// mac_unit
module mac_unit(input clk,en,clr,
                input [15:0]a,b,
                output [39:0]c);
Settings: LEC_CHECK=0, CAP_MARGIN=5, CELL_PAD_IN_SITES_GLOBAL_PLACEMENT=3, CORE_ASPECT_RATIO=1.05, CORE_MARGIN=6, CORE_UTILIZATION=44, CTS_CLUSTER_SIZE=98, GPL_ROUTABILITY_DRIVEN=0, GPL_TIMING_DRIVEN=0, SLEW_MARGIN=40, TNS_END_PERCENT=85; clock period 9.8 ns.
run.sh (not shown) runs the stock make flow with config.mk's settings and CLKGATE_MAP_FILE=.
The starting point produced a layout that fails on setup timing.
Rerun with:
- CAP_MARGIN: 5 -> 20
- CELL_PAD_IN_SITES_GLOBAL_PLACEMENT: 3 -> unset
- CORE_ASPECT_RATIO: 1.05 -> unset
- CORE_MARGIN: 6 -> 2
- CORE_UTILIZATION: 44 -> 40
- CTS_CLUSTER_SIZE: 98 -> unset
- GPL_ROUTABILITY_DRIVEN: 0 -> unset
- GPL_TIMING_DRIVEN: 0 -> unset
- SLEW_MARGIN: 40 -> 20
- TNS_END_PERCENT: 85 -> unset
- clock period: 9.8 -> 13.5 ns (I/O delays scaled with it)
This time the run completed without violations. Clock-buffer cell count does not change. Design area is lower by 3.5%. Area after synthesis does not change.
Rerun with:
- clock period: 13.5 -> 9.88 ns (I/O delays scaled with it)
Result:
- The changed run finished with setup timing left
- count of clock-buffer cells in the layout is unchanged
- global-route usage rises by 0.67 points
- design area rises by 6.1%

---

== job 101 ==
Starting RTL as in the previous note.
clock: 11.4 ns
lec_check: 0
abc_area: 1
cap_margin: 0
core_aspect_ratio: 0.93
core_margin: 2
core_utilization: 72
cts_cluster_diameter: 260
hold_slack_margin: -0.09
place_density: 0.66
setup_slack_margin: 2.23
slew_margin: 20
The final report for job 101 shows a completed flow and a layout that fails verification, specifically setup timing.
What job 102 does differently from job 101 at the input level:
- a deleted PLACE_DENSITY that had been 0.66
- a deleted CORE_ASPECT_RATIO that had been 0.93
- a change of CORE_UTILIZATION from 72 to 70
- a deleted HOLD_SLACK_MARGIN that had been -0.09
- a change of SETUP_SLACK_MARGIN from 2.23 to 1.8
Findings:
- Delta (job 102 minus job 101): final instance count without filler cells now larger, worst setup slack now larger, number of buffers and inverters on the critical path comparable.
- On job 102: global routing usage on met1 is 6.2 points lower than what job 101 gave.
- Job 102 finished all stages; however, its layout fails the closing checks, the failures being setup timing.

---

== run 1 ==
Starting RTL as in the previous note.
clock: 7.58 ns
lec_check: 0
abc_area: 1
cap_margin: 25
cell_pad_in_sites_detail_placement: 0
cell_pad_in_sites_global_placement: 1
core_margin: 2
core_utilization: 55
cts_cluster_diameter: 254
cts_cluster_size: 100
gpl_routability_driven: 0
max_routing_layer: met4
place_density: 0.63
setup_slack_margin: 2.01
slew_margin: 20
tns_end_percent: 5
Although run 1 finished all stages, its layout failed final checks on setup timing.
[inputs] run 2 vs run 1
- changing CAP_MARGIN from 25 to 5
- changing PLACE_DENSITY from 0.63 to 0.35
- removing TNS_END_PERCENT (formerly 5)
- changing CTS_CLUSTER_SIZE from 100 to 99
- changing SETUP_SLACK_MARGIN from 2.01 to 2.05
- changing CORE_UTILIZATION from 55 to 72
- removing CTS_CLUSTER_DIAMETER (formerly 254)
- changing the clock period (ns, I/O delays scaled along) from 7.58 to 6.93
[summary]
Run 2: GPL-0301 in global placement without I/O -> run aborted
Xor/xnor cell area share of the yosys netlist came out exactly the same in run 2 and run 1.
Run 1 -> run 2: share of synthesized cell area in and-or and or-and compound cells flat
Delta (run 2 minus run 1): post-synthesis chip area from yosys held, number of standard-cell rows in the floorplan went down about 13%, synthesized cell count held, horizontal die dimension went down 12%, vertical die size went down 12%.
Re post-synthesis cell area: no difference whatsoever between run 1 and run 2.
Total die size for run 2 is lower than for run 1.
Max initial standard-cell utilization of the core across run 2 and run 1: run 2
The area of the core in run 1 is 1.3 times that in run 2.
Input changes introduced in run 3 (baseline for comparison: run 2):
- clearing PLACE_DENSITY, which used to be 0.35
- swapping 1 for 0 in CELL_PAD_IN_SITES_GLOBAL_PLACEMENT
- putting CTS_CLUSTER_DIAMETER at 84 where nothing was set
- putting PLACE_DENSITY_LB_ADDON at 0.01 where nothing was set
- swapping 20 for 30 in SLEW_MARGIN
- swapping 2.05 for -0.46 in SETUP_SLACK_MARGIN
- swapping 99 for 82 in CTS_CLUSTER_SIZE
- swapping 6.93 for 11.3 in the clock period (ns, I/O delays scaled along)
Results
- As far as post-synthesis register bit count goes, run 3 and run 2 are indistinguishable; the numbers are identical.
- global placement without I/O: run 2 exited with error
- Although run 3 finished all stages, its layout failed final checks on setup timing.
- Run 2 -> run 3: netlist area before placement delta 0, exact match
- Re number of standard cells after synthesis: no difference whatsoever between run 2 and run 3.
- There was hardly any difference in area inside the core boundary between run 2 and run 3.

---

Setup of branch yarrow:
Starting RTL as in the previous note.
export LEC_CHECK = 0
export ABC_AREA = 1
export CAP_MARGIN = 20
export CORE_MARGIN = 2
export CORE_UTILIZATION = 72
export CTS_CLUSTER_DIAMETER = 218
export CTS_CLUSTER_SIZE = 79
export GPL_ROUTABILITY_DRIVEN = 0
export PLACE_DENSITY_LB_ADDON = 0.08
export SETUP_SLACK_MARGIN = -1.13
export SLEW_MARGIN = 40
create_clock -name core_clock -period 11.7 [get_ports {clk}]
The flow completed for branch yarrow, but it is not clean: the layout still shows setup timing.
Input changes introduced in branch cedar (baseline for comparison: branch yarrow):
# branch yarrow
export LEC_CHECK = 0
export ABC_AREA = 1
export CAP_MARGIN = 20
export CORE_MARGIN = 2
export CORE_UTILIZATION = 72
export CTS_CLUSTER_DIAMETER = 218
export CTS_CLUSTER_SIZE = 79
export GPL_ROUTABILITY_DRIVEN = 0
export PLACE_DENSITY_LB_ADDON = 0.08
export SETUP_SLACK_MARGIN = -1.13
export SLEW_MARGIN = 40
create_clock -name core_clock -period 11.7 [get_ports {clk}]
# branch cedar
export LEC_CHECK = 0
export ABC_AREA = 1
export CAP_MARGIN = 20
export CORE_MARGIN = 2
export CORE_UTILIZATION = 70
export CTS_CLUSTER_DIAMETER = 106
export SETUP_SLACK_MARGIN = -0.71
export SLEW_MARGIN = 20
create_clock -name core_clock -period 11.7 [get_ports {clk}]
[summary]
The lower non-clock buffer count of branch cedar and branch yarrow is in branch yarrow.
Cell area after layout delta for branch cedar relative to branch yarrow: 0.67% higher
There was hardly any difference in count of library flops with an enable pin between branch cedar and branch yarrow.
Share of async-settable or async-resettable flops after synthesis came out exactly the same in branch cedar and branch yarrow.
In the tables for branch cedar and branch yarrow, share of the clock period used by the worst path reads lower with branch cedar.
Against branch yarrow, via count of the first global-routing pass in branch cedar rose slightly.
Diff branch yarrow -> branch cedar | clock period minus worst slack | decrease of 140 ps
Although branch cedar finished all stages, its layout failed final checks on setup timing.
